==> flow/design.v (excerpt) <==
module top #(parameter N = 4) (
  input  wire           clk  ,
  input  wire           rst  ,
  input  wire           start,
  input  wire [8*N-1:0] a_in ,
  input  wire [8*N-1:0] w_in ,
  output wire [8*N-1:0] y_out,
  output wire           ready,
  output wire           done
);
Settings: LEC_CHECK=0, CAP_MARGIN=20, CORE_MARGIN=2, CORE_UTILIZATION=61, SETUP_SLACK_MARGIN=1.1, SLEW_MARGIN=20; clock period 3.81 ns.
run.sh (not shown) runs the stock make flow with config.mk's settings and CLKGATE_MAP_FILE=.
The baseline finished with setup timing left.
Next try:
Settings changed: ABC_AREA from default to 1, CORE_UTILIZATION 61 to 72, CTS_CLUSTER_DIAMETER from default to 228, CTS_CLUSTER_SIZE from default to 15, GPL_ROUTABILITY_DRIVEN from default to 0, GPL_TIMING_DRIVEN from default to 1, MAX_ROUTING_LAYER from default to met4, PLACE_DENSITY_LB_ADDON from default to 0.09, SETUP_SLACK_MARGIN 1.1 to 0.59.
Clock period 3.81 ns to 4.06 ns, I/O delays scaled along.
The changed run reached the layout checks and failed them: setup timing.
Global-route usage grows by 8.7 points.
Cell area shrinks by a few percent.
Utilization grows by 6.5 points.
Die size shrinks by roughly a tenth.
Next try:
Settings changed: ABC_AREA 1 to default, CORE_UTILIZATION 72 to 40, CTS_CLUSTER_DIAMETER 228 to default, CTS_CLUSTER_SIZE 15 to default, GPL_ROUTABILITY_DRIVEN 0 to default, GPL_TIMING_DRIVEN 1 to default, MAX_ROUTING_LAYER met4 to default, PLACE_DENSITY_LB_ADDON 0.09 to default, SETUP_SLACK_MARGIN 0.59 to default.
Clock period 4.06 ns to 4.76 ns, I/O delays scaled along.
The new run completed without violations.
Area after synthesis fell by about 6%.
Cell area fell by about 13%.
Global-route usage fell by 18 points.
Sequential share of layout area rose by 2.6 points.
Worst setup slack improved by 0.30 ns.
Die area rose by 68%.
Count of clock-buffer cells in the layout rose by 22.
Next try:
Settings changed: CAP_MARGIN 20 to 40, CORE_UTILIZATION 40 to 72, CTS_CLUSTER_SIZE from default to 24, PLACE_DENSITY from default to 0.64, SETUP_SLACK_MARGIN from default to 0.54.
Clock period 4.76 ns to 4.25 ns, I/O delays scaled along.
=> The changed run finished but fails on setup timing; fmax increases by about 3.2%; global-route usage increases by 15 points; worst setup slack degrades by 0.37 ns; core utilization increases by 44 points; via count increases by about 14%; critical path depth increases by 1; non-clock buffer count increases by 445; register-to-register slack degrades by 0.37 ns.
Next try:
Settings changed: CAP_MARGIN 40 to 20, CORE_UTILIZATION 72 to 40, CTS_CLUSTER_SIZE 24 to default, PLACE_DENSITY 0.64 to default, SETUP_SLACK_MARGIN 0.54 to default.
Clock period 4.25 ns to 6.62 ns, I/O delays scaled along.
Outcome: The changed run went through all stages and came out clean. Worst hold slack gets better by 0.042 ns. Non-clock buffer count went down by 512. Cell area fell by 9.8%. Die area went up by 79%.

* * *

== violet ==
top again, from the RTL that the note above started with.
Design top, start of the top module:
module top #(parameter N = 4) (
  input  wire           clk  ,
  input  wire           rst  ,
  input  wire           start,
  input  wire [8*N-1:0] a_in ,
  input  wire [8*N-1:0] w_in ,
  output wire [8*N-1:0] y_out,
  output wire           ready,
  output wire           done
);
  Array #(.N(N)) dut (
    .clk  (clk  ),
    .rst  (rst  ),
    .start(start),
    .a_in (a_in ),
    .w_in (w_in ),
    .y_out(y_out),
    .ready(ready),
    .done (done )
  );
endmodule
clock: 4.25 ns
lec_check: 0
cap_margin: 40
core_margin: 2
core_utilization: 72
cts_cluster_size: 24
place_density: 0.64
setup_slack_margin: 0.54
slew_margin: 30
violet finished all stages; however, its layout fails the closing checks, the failures being negative setup slack.
#### Input delta (ember over violet)
- an added GPL_TIMING_DRIVEN of 1
- an added MAX_ROUTING_LAYER of met4
- a change of CTS_CLUSTER_SIZE from 24 to 28
- an added ABC_AREA of 1
- an added GPL_ROUTABILITY_DRIVEN of 0
- an added CTS_CLUSTER_DIAMETER of 228
- a change of CAP_MARGIN from 40 to 20
- a deleted PLACE_DENSITY that had been 0.64
- a change of SLEW_MARGIN from 30 to 20
- an added PLACE_DENSITY_LB_ADDON of 0.09
- a change of SETUP_SLACK_MARGIN from 0.54 to 1.03
- a change of the clock period (ns, I/O delays scaled along) from 4.25 to 3.57
==> results <==
- violet -> ember: number of enable flip-flop cells delta 0, exact match
- Compare ember and violet | mean cell area of the mapped netlist higher: violet
- Number of instances in the synthesized netlist was lower in the run labelled violet.
- Initial cell density of the core across ember and violet: no real change.
- The flow ended early for ember: it failed with a tool error in global routing.
- [ember vs violet] post-cts repair resize count: higher in ember
> inputs changed (ember -> juniper)
- removing GPL_ROUTABILITY_DRIVEN (formerly 0)
- removing MAX_ROUTING_LAYER (formerly met4)
- removing CTS_CLUSTER_DIAMETER (formerly 228)
- changing CORE_UTILIZATION from 72 to 70
- removing GPL_TIMING_DRIVEN (formerly 1)
- removing SETUP_SLACK_MARGIN (formerly 1.03)
- changing CTS_CLUSTER_SIZE from 28 to 74
- removing PLACE_DENSITY_LB_ADDON (formerly 0.09)
--- outcome ---
FAIL for each of ember and juniper
Total setup buffers inserted after CTS on juniper is up relative to ember.
Relative to ember, setup slack at placement has decreased by 0.063 ns in juniper.
Post-DP HPWL (juniper vs. ember) decreases by a few percent
> inputs changed (juniper -> maple)
- putting PLACE_DENSITY at 0.64 where nothing was set
- clearing CTS_CLUSTER_SIZE, which used to be 74
- swapping 70 for 72 in CORE_UTILIZATION
- clearing ABC_AREA, which used to be 1
- swapping 3.57 for 4.07 in the clock period (ns, I/O delays scaled along)
Notes after the runs:
Across both runs, utilization after layout was higher for maple than for juniper. [flow] maple | stages: complete | final checks: fail | reason: negative setup slack. STATUS run=juniper STAGES=ALL_DONE FINAL_CHECKS=FAILED CAUSE=negative setup slack. maple against juniper: fraction of area in registers went up, total routed wirelength went down 26000 um.
